Design cordic_magphase, start of the top module:
module cordic_magphase #(
    parameter integer INPUT_WIDTH      = 16,
    parameter integer INT_WIDTH        = 32,
    parameter integer ITERATIONS       = 32,
    parameter integer GAIN_FRAC_BITS   = 28,
    parameter integer OUTPUT_FRAC_BITS = 14
) (
    input  wire                          clk,
    input  wire                          rst_n,
    input  wire                          start,
    input  wire signed [INPUT_WIDTH-1:0] x_in,
    input  wire signed [INPUT_WIDTH-1:0] y_in,
    output reg                           busy,
    output reg                           done,
    output reg  signed [INT_WIDTH-1:0]   magnitude,
    output reg  signed [INT_WIDTH-1:0]   phase
);
For scale: roughly 3600 cells after synthesis, ~160 flip-flops, about 100 I/O pins, roughly 30000 um^2 of cells after synthesis.
==> flow/config.mk <==
export PLATFORM = sky130hd
export DESIGN_NAME = cordic_magphase
export DESIGN_NICKNAME = cordic_magphase
export VERILOG_FILES = /design/flow/design.v
export SDC_FILE = /design/flow/constraint.sdc
export NUM_CORES = 4
export LEC_CHECK = 0
export CAP_MARGIN = 20
export CELL_PAD_IN_SITES_DETAIL_PLACEMENT = 0
export CELL_PAD_IN_SITES_GLOBAL_PLACEMENT = 0
export CORE_ASPECT_RATIO = 0.85
export CORE_MARGIN = 2
export CORE_UTILIZATION = 68
export CTS_CLUSTER_DIAMETER = 170
export MAX_ROUTING_LAYER = met4
export PLACE_DENSITY_LB_ADDON = 0.16
export SLEW_MARGIN = 20
==> flow/constraint.sdc <==
create_clock -name core_clock -period 7.16 [get_ports {clk}]
set_input_delay 1.4320 -clock core_clock [delete_from_list [all_inputs] [get_ports {clk}]]
set_output_delay 1.4320 -clock core_clock [all_outputs]
set_load 0.01 [all_outputs]
run.sh (not shown) runs the stock make flow with config.mk's settings and CLKGATE_MAP_FILE=.
The baseline died in global routing (5_1_grt).
Next try:
Settings changed: CELL_PAD_IN_SITES_DETAIL_PLACEMENT 0 to default, CELL_PAD_IN_SITES_GLOBAL_PLACEMENT 0 to default, CORE_ASPECT_RATIO 0.85 to default, CORE_UTILIZATION 68 to 40, CTS_CLUSTER_DIAMETER 170 to default, MAX_ROUTING_LAYER met4 to default, PLACE_DENSITY_LB_ADDON 0.16 to default.
Clock period 7.16 ns to 20.0 ns, I/O delays scaled along.
What happened: The changed run produced a clean layout. Synthesized cell count does not change. Die area rose by well over a third. Synthesized area is unchanged.
Next try:
Settings changed: CORE_UTILIZATION 40 to 51, CTS_CLUSTER_SIZE from default to 100.
Clock period 20.0 ns to 18.8 ns, I/O delays scaled along.
=> The new run passed the timing, design-rule and antenna checks. First-iteration DRC count shrinks by a few percent. Global-route usage grows by 8.6 points. Clock skew shrinks by 0.0071 ns. Core utilization grows by 12 points.

========
Setup of lane 1:
The RTL this note starts from:
==> flow/design.v <==
module cordic_magphase #(
    parameter integer INPUT_WIDTH      = 16,
    parameter integer INT_WIDTH        = 32,
    parameter integer ITERATIONS       = 32,
    parameter integer GAIN_FRAC_BITS   = 28,
    parameter integer OUTPUT_FRAC_BITS = 14
) (
    input  wire                          clk,
    input  wire                          rst_n,
    input  wire                          start,
    input  wire signed [INPUT_WIDTH-1:0] x_in,
    input  wire signed [INPUT_WIDTH-1:0] y_in,
    output reg                           busy,
    output reg                           done,
    output reg  signed [INT_WIDTH-1:0]   magnitude,
    output reg  signed [INT_WIDTH-1:0]   phase
);
    localparam IDLE         = 2'd0;
    localparam ITERATE      = 2'd1;
    localparam POST_PROCESS = 2'd2;
    localparam DONE_STATE   = 2'd3;
    reg [1:0] state, state_next;
    reg signed [INT_WIDTH-1:0] x_reg, y_reg, x_next, y_next;
    reg signed [INT_WIDTH-1:0] z_reg, z_next;
    reg [5:0]                  iter_cnt, iter_cnt_next;
    reg signed [1:0] pi_correction, pi_correction_next;  
    localparam [31:0] PI_CONST32    = 32'h3243F6A8;  
    localparam [31:0] TWOPI_CONST32 = 32'h6487ED51;  
    localparam [31:0] K_INV32       = 32'd162600000;
    localparam signed [INT_WIDTH-1:0] PI_CONST    = {{(INT_WIDTH-32){PI_CONST32[31]}}, PI_CONST32};
    localparam signed [INT_WIDTH-1:0] TWOPI_CONST = {{(INT_WIDTH-32){TWOPI_CONST32[31]}}, TWOPI_CONST32};
    localparam signed [INT_WIDTH-1:0] K_INV       = {{(INT_WIDTH-32){K_INV32[31]}}, K_INV32};
    function signed [31:0] atan_lut;
        input [4:0] idx;
        begin
            case (idx)
                4'd0:  atan_lut = 32'sh0C90FDAA;
                4'd1:  atan_lut = 32'sh076B19C1;
                4'd2:  atan_lut = 32'sh03EB6EBF;
                4'd3:  atan_lut = 32'sh01FD5BA9;
                4'd4:  atan_lut = 32'sh00FFAAE0;
                4'd5:  atan_lut = 32'sh007FF55B;
                4'd6:  atan_lut = 32'sh003FFEA8;
                4'd7:  atan_lut = 32'sh001FFFDA;
                4'd8:  atan_lut = 32'sh000FFFEF;
                4'd9:  atan_lut = 32'sh0007FFFF;
                4'd10: atan_lut = 32'sh0003FFFF;
                4'd11: atan_lut = 32'sh0001FFFF;
                4'd12: atan_lut = 32'sh0000FFFF;
                4'd13: atan_lut = 32'sh00007FFF;
                4'd14: atan_lut = 32'sh00003FFF;
                4'd15: atan_lut = 32'sh00001FFF;  
                5'd16: atan_lut = 32'sh00000FFF;  
                5'd17: atan_lut = 32'sh000007FF;  
                5'd18: atan_lut = 32'sh000003FF;  
                5'd19: atan_lut = 32'sh000001FF;  
                5'd20: atan_lut = 32'sh000000FF;  
                5'd21: atan_lut = 32'sh0000007F;  
                5'd22: atan_lut = 32'sh0000003F;  
                5'd23: atan_lut = 32'sh0000001F;  
                5'd24: atan_lut = 32'sh0000000F;  
                5'd25: atan_lut = 32'sh00000007;  
                5'd26: atan_lut = 32'sh00000003;  
                5'd27: atan_lut = 32'sh00000001;  
                default: atan_lut = 32'sh00000000;  
            endcase
        end
    endfunction
    wire signed [47:0] mag_prod = x_reg * K_INV;  
    wire signed [INT_WIDTH-1:0] mag_corr = mag_prod >>> GAIN_FRAC_BITS;
    reg  signed [INT_WIDTH-1:0] phase_tmp;
    always @(posedge clk or negedge rst_n) begin
        if (!rst_n) begin
            state     <= IDLE;
            busy      <= 1'b0;
            done      <= 1'b0;
            x_reg     <= 0;
            y_reg     <= 0;
            z_reg     <= 0;
            iter_cnt  <= 0;
            magnitude <= 0;
            phase     <= 0;
            pi_correction <= 2'sd0;
        end else begin
            state    <= state_next;
            x_reg    <= x_next;
            y_reg    <= y_next;
            z_reg    <= z_next;
            iter_cnt <= iter_cnt_next;
            pi_correction <= pi_correction_next;
            busy     <= (state_next != IDLE) && (state_next != DONE_STATE);
            done     <= (state_next == DONE_STATE);
            if (state_next == DONE_STATE) begin
                magnitude <= ((mag_corr < 0) ? -mag_corr : mag_corr) << OUTPUT_FRAC_BITS;
                case (pi_correction)
                    -2'sd1: phase_tmp = z_next - PI_CONST;
                    2'sd0:  phase_tmp = z_next;
                    default: phase_tmp = z_next + PI_CONST;
                endcase
                if (phase_tmp > PI_CONST)
                    phase_tmp = phase_tmp - TWOPI_CONST;
                else if (phase_tmp < -PI_CONST)
                    phase_tmp = phase_tmp + TWOPI_CONST;
                phase <= phase_tmp;
            end
        end
    end
    always @* begin
        state_next          = state;
        x_next              = x_reg;
        y_next              = y_reg;
        z_next              = z_reg;
        iter_cnt_next       = iter_cnt;
        pi_correction_next  = pi_correction;
        case (state)
            IDLE, DONE_STATE: begin
                if (start) begin
                    x_next = {{(INT_WIDTH-INPUT_WIDTH){x_in[INPUT_WIDTH-1]}}, x_in};
                    y_next = {{(INT_WIDTH-INPUT_WIDTH){y_in[INPUT_WIDTH-1]}}, y_in};
                    if (x_next < 0) begin
                        x_next = -x_next;
                        y_next = -y_next;
                        pi_correction_next = (y_next >= 0) ? 2'sd1 : -2'sd1;
                    end else begin
                        pi_correction_next = 2'sd0;
                    end
                    z_next        = 0;
                    iter_cnt_next = 0;
                    state_next    = ITERATE;
                end else begin
                    state_next    = IDLE;
                end
            end
            ITERATE: begin
                if (iter_cnt < ITERATIONS) begin
                    if (y_reg >= 0) begin
                        x_next = x_reg + (y_reg >>> iter_cnt);
                        y_next = y_reg - (x_reg >>> iter_cnt);
                        z_next = z_reg + atan_lut(iter_cnt[4:0]);
                    end else begin
                        x_next = x_reg - (y_reg >>> iter_cnt);
                        y_next = y_reg + (x_reg >>> iter_cnt);
                        z_next = z_reg - atan_lut(iter_cnt[4:0]);
                    end
                    iter_cnt_next = iter_cnt + 1'b1;
                    if (iter_cnt == ITERATIONS-1)
                        state_next = POST_PROCESS;
                end else begin
                    state_next = POST_PROCESS;
                end
            end
            POST_PROCESS: begin
                state_next = DONE_STATE;
            end
            default: state_next = IDLE;
        endcase
    end
endmodule
Settings: LEC_CHECK=0, ABC_AREA=1, CAP_MARGIN=20, CELL_PAD_IN_SITES_DETAIL_PLACEMENT=0, CELL_PAD_IN_SITES_GLOBAL_PLACEMENT=3, CORE_ASPECT_RATIO=1.42, CORE_MARGIN=10, CORE_UTILIZATION=39, CTS_CLUSTER_DIAMETER=304, CTS_CLUSTER_SIZE=98, GPL_ROUTABILITY_DRIVEN=0, GPL_TIMING_DRIVEN=0, PLACE_DENSITY=0.37, SETUP_SLACK_MARGIN=-0.64, SLEW_MARGIN=20, TNS_END_PERCENT=15; clock period 6.44 ns.
The flow completed for lane 1, but it is not clean: the layout still shows negative setup slack.
Relative to lane 1, the following input files were edited for lane 2:
- a deleted GPL_TIMING_DRIVEN that had been 0
- a deleted SETUP_SLACK_MARGIN that had been -0.64
- a deleted ABC_AREA that had been 1
- a deleted CELL_PAD_IN_SITES_DETAIL_PLACEMENT that had been 0
- a deleted PLACE_DENSITY that had been 0.37
- a deleted TNS_END_PERCENT that had been 15
- a deleted GPL_ROUTABILITY_DRIVEN that had been 0
- a deleted CELL_PAD_IN_SITES_GLOBAL_PLACEMENT that had been 3
- a deleted CORE_ASPECT_RATIO that had been 1.42
- a change of CORE_MARGIN from 10 to 2
- a deleted CTS_CLUSTER_SIZE that had been 98
- a deleted CTS_CLUSTER_DIAMETER that had been 304
- a change of CORE_UTILIZATION from 39 to 27
- a change of the clock period (ns, I/O delays scaled along) from 6.44 to 10.7
Results
The final layout from lane 2, which completed every stage, passed the timing, design-rule and antenna checks at the end of the flow. Lane 2 reports a higher die size than lane 1 does. In the flow results for lane 1 and lane 2, the clock tree cell share of total cell area is smaller on lane 1. From lane 1 to lane 2 the numbers moved as follows: met3 capacity usage during global routing now smaller; cell resize tally after clock tree synthesis now smaller; die span in x now larger; routed metal-1 wire length now smaller; cell area now smaller. Lane 2 vs. lane 1: worst clock skew on the final layout now sits lower; detailed-route wire length fell by 40,000 µm.
Changes in lane 3 relative to lane 2:
- an added ABC_AREA of 1
- an added PLACE_DENSITY of 0.42
- an added TNS_END_PERCENT of 20
- a change of CORE_UTILIZATION from 27 to 72
- a change of the clock period (ns, I/O delays scaled along) from 10.7 to 8.03
[summary]
Lane 3 vs lane 2, instance count: lane 3 higher
From lane 2 to lane 3 the numbers moved as follows: detailed-route wire length now sits higher; relative slew slack now sits lower.
Lane 3 vs lane 2 — number of buffer and inverter instances along the worst setup path rose 3.
